Design reuleaux, start of the top module:
module reuleaux(input logic clk, input logic rst_n, input logic [2:0] colour,
                input logic [7:0] centre_x, input logic [6:0] centre_y, input logic [7:0] diameter,
                input logic start, output logic done,
                output logic [7:0] vga_x, output logic [6:0] vga_y,
                output logic [2:0] vga_colour, output logic vga_plot);
Size in the first run: roughly 6700 cells after synthesis, ~32 flip-flops, roughly 49 I/O pins.
clock: 25.2 ns
lec_check: 0
abc_area: 1
cap_margin: 15
cell_pad_in_sites_global_placement: 0
core_aspect_ratio: 0.98
core_margin: 2
core_utilization: 70
cts_cluster_diameter: 358
cts_cluster_size: 43
gpl_routability_driven: 1
gpl_timing_driven: 1
hold_slack_margin: -0.09
slew_margin: 40
run.sh (not shown) runs the stock make flow with config.mk's settings and CLKGATE_MAP_FILE=.
The starting point ended with an error in global routing, error GRT-0116.
Edit:
- CAP_MARGIN: 15 -> 20
- CELL_PAD_IN_SITES_GLOBAL_PLACEMENT: 0 -> unset
- CORE_ASPECT_RATIO: 0.98 -> unset
- CORE_UTILIZATION: 70 -> 71
- CTS_CLUSTER_DIAMETER: 358 -> 216
- GPL_ROUTABILITY_DRIVEN: 1 -> unset
- GPL_TIMING_DRIVEN: 1 -> unset
- HOLD_SLACK_MARGIN: -0.09 -> unset
- SLEW_MARGIN: 40 -> 20
- clock period: 25.2 -> 33.1 ns (I/O delays scaled with it)
The new run completed with no timing, DRC or antenna violations.
Synthesized cell count stays the same.
Area after synthesis stays the same.
Die size goes down slightly.
Edit:
- ABC_AREA: 1 -> unset
- CORE_UTILIZATION: 71 -> 65
- CTS_CLUSTER_DIAMETER: 216 -> unset
- CTS_CLUSTER_SIZE: 43 -> unset
- clock period: 33.1 -> 32.7 ns (I/O delays scaled with it)
Outcome: The new run ran to the end with violations: negative setup slack; final area is higher by 9.9%; wire length increases by 10%; non-clock buffer count climbs by 910; sequential share of layout area goes down by 0.18 points; first-iteration DRC count climbs by 9.9%; synthesized area came out lower by 8.3%; count of clock-buffer cells in the layout does not change; core utilization went up by 7.4 points; critical path depth went down by 24; final cell count went down by 12%.
Edit:
- CORE_UTILIZATION: 65 -> 66
- SETUP_SLACK_MARGIN: unset -> 5.0
- clock period: 32.7 -> 34.7 ns (I/O delays scaled with it)
- The changed run completed without violations
- worst hold slack improved by 27 ps
- setup slack improves by 2200 ps
- die area goes down by 1.5%
- global-route usage drops by 2.0 points


reuleaux again, from the RTL that the note above started with.
==> flow/config.mk <==
export PLATFORM = sky130hd
export DESIGN_NAME = reuleaux
export DESIGN_NICKNAME = reuleaux
export VERILOG_FILES = /design/flow/design.v
export SDC_FILE = /design/flow/constraint.sdc
export NUM_CORES = 4
export LEC_CHECK = 0
export ABC_AREA = 1
export CAP_MARGIN = 20
export CORE_ASPECT_RATIO = 1.28
export CORE_MARGIN = 2
export CORE_UTILIZATION = 64
export CTS_CLUSTER_DIAMETER = 220
export CTS_CLUSTER_SIZE = 33
export GPL_ROUTABILITY_DRIVEN = 1
export HOLD_SLACK_MARGIN = 0.15
export MAX_ROUTING_LAYER = met4
export MIN_ROUTING_LAYER = met1
export PLACE_DENSITY_LB_ADDON = 0.27
export SLEW_MARGIN = 20
export TNS_END_PERCENT = 75
==> flow/constraint.sdc <==
create_clock -name core_clock -period 54.9 [get_ports {clk}]
set_input_delay 10.9800 -clock core_clock [delete_from_list [all_inputs] [get_ports {clk}]]
set_output_delay 10.9800 -clock core_clock [all_outputs]
set_load 0.01 [all_outputs]
==> next run, changes <==
- ABC_AREA: 1 -> not set
- CORE_ASPECT_RATIO: 1.28 -> not set
- CORE_UTILIZATION: 64 -> 18
- CTS_CLUSTER_DIAMETER: 220 -> not set
- CTS_CLUSTER_SIZE: 33 -> not set
- GPL_ROUTABILITY_DRIVEN: 1 -> not set
- HOLD_SLACK_MARGIN: 0.15 -> not set
- MAX_ROUTING_LAYER: met4 -> not set
- MIN_ROUTING_LAYER: met1 -> not set
- PLACE_DENSITY_LB_ADDON: 0.27 -> not set
- TNS_END_PERCENT: 75 -> not set
- clock period: 54.9 -> 47.8 ns (I/O delays scaled with it)
Global-route usage went down by 30 points.
Core utilization falls by 47 points.
==> next run, changes <==
- CORE_UTILIZATION: 18 -> 71
- CTS_CLUSTER_SIZE: not set -> 37
- SETUP_SLACK_MARGIN: not set -> -2.0
- clock period: 47.8 -> 32.7 ns (I/O delays scaled with it)
Effect:
- The new run finished but failed the layout checks on negative setup slack
- flip-flop count is unchanged
- global-route usage increases by 37 points
- synthesized area does not change
- non-clock buffer count increases by 831
- routed wire length increases by a few percent
- critical path depth decreases by 4
- final cell count decreases by about a fifth
==> next run, changes <==
- CTS_CLUSTER_DIAMETER: not set -> 323
- SETUP_SLACK_MARGIN: -2.0 -> 4.39
Effect:
- The changed run did not get past global routing (5_1_grt)
- synthesized cell count does not change
- die size is unchanged
- area after synthesis stays the same
==> next run, changes <==
- ABC_AREA: not set -> 1
- CORE_UTILIZATION: 71 -> 72
- CTS_CLUSTER_DIAMETER: 323 -> not set
- CTS_CLUSTER_SIZE: 37 -> not set
- PLACE_DENSITY: not set -> 0.4
- SETUP_SLACK_MARGIN: 4.39 -> not set
- clock period: 32.7 -> 15.3 ns (I/O delays scaled with it)
Result: This time the run did not get past clock tree synthesis (4_1_cts). Die area grows by a little under a tenth. Area after synthesis came out higher by roughly a tenth. Synthesized cell count rose by a quarter to a third.


Setup of JK:
Starting RTL as in the previous note.
Settings: LEC_CHECK=0, CAP_MARGIN=20, CORE_ASPECT_RATIO=1.28, CORE_MARGIN=2, CORE_UTILIZATION=64, GPL_ROUTABILITY_DRIVEN=0, HOLD_SLACK_MARGIN=0.15, SLEW_MARGIN=20, TNS_END_PERCENT=95; clock period 40.1 ns.
diff inputs: JK => MS
- CORE_ASPECT_RATIO no longer set, was 1.28
- CORE_UTILIZATION now 40, was 64
- HOLD_SLACK_MARGIN no longer set, was 0.15
- SETUP_SLACK_MARGIN now 3.05, previously not set
- GPL_ROUTABILITY_DRIVEN no longer set, was 0
- TNS_END_PERCENT no longer set, was 95
- the clock period (ns, I/O delays scaled along) now 39.2, was 40.1
### Flow results
JK → MS: wire length after detailed routing grew by about 7%, final hold slack shrank by 120 ps, register-to-register slack shrank by 1300 ps.
Delta (MS minus JK): global-route met3 utilization lower; overall via count from detail_route higher; cell row count higher.
### MS -> AL
- putting ABC_AREA at 1 where nothing was set
- swapping 40 for 66 in CORE_UTILIZATION
- swapping 3.05 for -2.0 in SETUP_SLACK_MARGIN
- swapping 39.2 for 29.8 in the clock period (ns, I/O delays scaled along)
## What came out
[flow] AL | stages: complete | final checks: fail | reason: setup timing. Compared to MS, AL shows a narrower setup margin. Comparing MS and AL, worst-case hold slack is lower on MS. Compared to MS, AL leaves less free space in the core. AL ended up with more standard cells than MS. Detailed-route wire length per cell on AL is down relative to MS.


Starting RTL as in the previous note.
make LEC_CHECK=0 ABC_AREA=1 CAP_MARGIN=20 CORE_MARGIN=2 CORE_UTILIZATION=66 CTS_CLUSTER_DIAMETER=206 CTS_CLUSTER_SIZE=98 PLACE_DENSITY=0.37 SLEW_MARGIN=20 TNS_END_PERCENT=10 finish   # period 21.8 ns
The starting point aborted during 5_1_grt on GRT-0232.
Edit:
ABC_AREA = default   (was 1)
CORE_UTILIZATION = 72   (was 66)
CTS_CLUSTER_DIAMETER = default   (was 206)
CTS_CLUSTER_SIZE = default   (was 98)
PLACE_DENSITY = default   (was 0.37)
TNS_END_PERCENT = default   (was 10)
clock period = 23.7 ns   (was 21.8 ns; I/O delays follow)
Outcome: The new run aborted during 4_1_cts, error DPL-0038; synthesized cell count goes down by about 26%; die area shrinks by 16%; synthesized area decreases by about 8%.
Edit:
CORE_UTILIZATION = 40   (was 72)
clock period = 31.2 ns   (was 23.7 ns; I/O delays follow)
Result:
- Now the flow produced a layout that fails on negative setup slack
- area after synthesis stays the same
- die size went up by 78%
- synthesized cell count is unchanged
Edit:
CORE_UTILIZATION = 71   (was 40)
CTS_CLUSTER_SIZE = 50   (was default)
HOLD_SLACK_MARGIN = -0.09   (was default)
clock period = 32.7 ns   (was 31.2 ns; I/O delays follow)
Effect:
- The new run stopped in 5_1_grt with GRT-0232
- die size goes down by 43%
- synthesized cell count does not change
- area after synthesis does not change
Edit:
CORE_UTILIZATION = 35   (was 71)
CTS_CLUSTER_SIZE = default   (was 50)
HOLD_SLACK_MARGIN = default   (was -0.09)
clock period = 39.2 ns   (was 32.7 ns; I/O delays follow)
Outcome:
- This time the run completed without violations
- synthesized area does not change
- synthesized cell count does not change
- die size climbs by 100%


== job 2228 ==
Starting RTL as in the previous note.
export LEC_CHECK = 0
export ABC_AREA = 1
export CAP_MARGIN = 20
export CORE_MARGIN = 2
export CORE_UTILIZATION = 66
export CTS_CLUSTER_DIAMETER = 206
export CTS_CLUSTER_SIZE = 98
export PLACE_DENSITY = 0.37
export SETUP_SLACK_MARGIN = 5.0
export SLEW_MARGIN = 20
create_clock -name core_clock -period 21.8 [get_ports {clk}]
Flow for job 2228 halted at global routing, error code GRT-0116.
Input-level comparison between job 7556 and job 2228:
Settings: a change of CORE_UTILIZATION from 66 to 40; a deleted ABC_AREA that had been 1; a deleted CTS_CLUSTER_DIAMETER that had been 206; a deleted PLACE_DENSITY that had been 0.37; a deleted CTS_CLUSTER_SIZE that had been 98; a deleted SETUP_SLACK_MARGIN that had been 5.0; a change of the clock period (ns, I/O delays scaled along) from 21.8 to 39.2.
==> comparison <==
- Both conditions hold for job 7556: the flow ran to the end and the final layout passed the timing, DRC and antenna checks.
- In the summary table, job 2228 is marked failed, with error GRT-0116 raised in global routing.
- Between job 7556 and job 2228, the parity-gate share of the synthesized area counting xor and xnor cells is lower for job 2228.
- Minimum setup slack after placement sits higher in job 7556 than in job 2228.
- In the flow results for job 7556 and job 2228, the last weighted congestion value of the routability-driven placer is smaller on job 7556.
- Initial cell density of the core delta for job 7556 relative to job 2228: 27 points lower
- Note that the number of standard cells reported by yosys recorded for job 7556 amounts to 0.74 times the value seen in job 2228.
- Job 7556 gives more die size than job 2228 did.
#### Input delta (job 423 over job 7556)
Settings: CORE_MARGIN changed from 2 to 6; GPL_ROUTABILITY_DRIVEN newly set to 0; the clock period (ns, I/O delays scaled along) changed from 39.2 to 23.0.
## What came out
Nothing crashed in job 423 and all stages finished; the problem is that the final layout failed, the offending checks being setup timing.
Share of the clock period used by the worst path after layout: job 423 vs job 7556 up 26 points
Summary of the comparison: area added between synthesis and finish is higher in job 423, relative to job 7556.
Job 7556 → job 423: minimum setup slack in the final design dropped 6.44 ns; summed area of non-filler cells in the final layout went up by 35%; fraction of the core area covered by cells at the end of the flow now sits higher; global-route usage +1.8 points.
Relative to job 7556, final hold slack decreased by 0.024 ns in job 423.
diff inputs: job 423 => job 1136
Settings: clearing GPL_ROUTABILITY_DRIVEN, which used to be 0; swapping 6 for 2 in CORE_MARGIN; putting ABC_AREA at 1 where nothing was set; putting CELL_PAD_IN_SITES_DETAIL_PLACEMENT at 1 where nothing was set; swapping 23.0 for 40.0 in the clock period (ns, I/O delays scaled along).
Results
- Job 1136: total placed instance area is about 16% lower than what job 423 reported.
- Relative to job 423, the area of the die of job 1136 is higher by about 3.3%.
- Comparing job 1136 and job 423, the higher post-layout instance area was measured on job 423.
- No stage failed in job 1136, and the final checks on the layout all came back clean.
- Job 1136 ends up with a final-layout non-clock buffer area share that is 23 points lower than in job 423.
- Job 423 → job 1136: number of DRC markers in iteration 0 fell 986, fraction of area in clock buffers and inverters about even, final critical-path setup slack rose 7.12 ns.
The inputs of job 3187 differ from those of job 1136 as listed below.
Settings: putting GPL_ROUTABILITY_DRIVEN at 0 where nothing was set; swapping 20 for 0 in SLEW_MARGIN; putting TNS_END_PERCENT at 40 where nothing was set; putting SETUP_SLACK_MARGIN at -0.19 where nothing was set; clearing CELL_PAD_IN_SITES_DETAIL_PLACEMENT, which used to be 1; putting CTS_CLUSTER_SIZE at 98 where nothing was set; putting CTS_CLUSTER_DIAMETER at 396 where nothing was set; putting CORE_ASPECT_RATIO at 1.77 where nothing was set; clearing ABC_AREA, which used to be 1; swapping 40 for 58 in CORE_UTILIZATION.
### Flow results
- Job 3187 vs job 1136: area of the die down
- Global-route wire length before repair: lower on job 3187
Modified inputs, job 2231 compared to job 3187
Settings: a change of CORE_UTILIZATION from 58 to 35; a change of CORE_ASPECT_RATIO from 1.77 to 0.84; a deleted GPL_ROUTABILITY_DRIVEN that had been 0; a change of SLEW_MARGIN from 0 to 20.
## What came out
- Fraction of the cycle the final worst path needs (lower): job 2231
- [compare] base=job 3187 new=job 2231: clock-buffer cell count shrank by 1, setup slack increased 0.37 ns, diode insertion count for antenna repair closely matched the old numbers.
- [job 2231] amount of wire on met3 after detailed routing rose 3.8% relative to job 3187
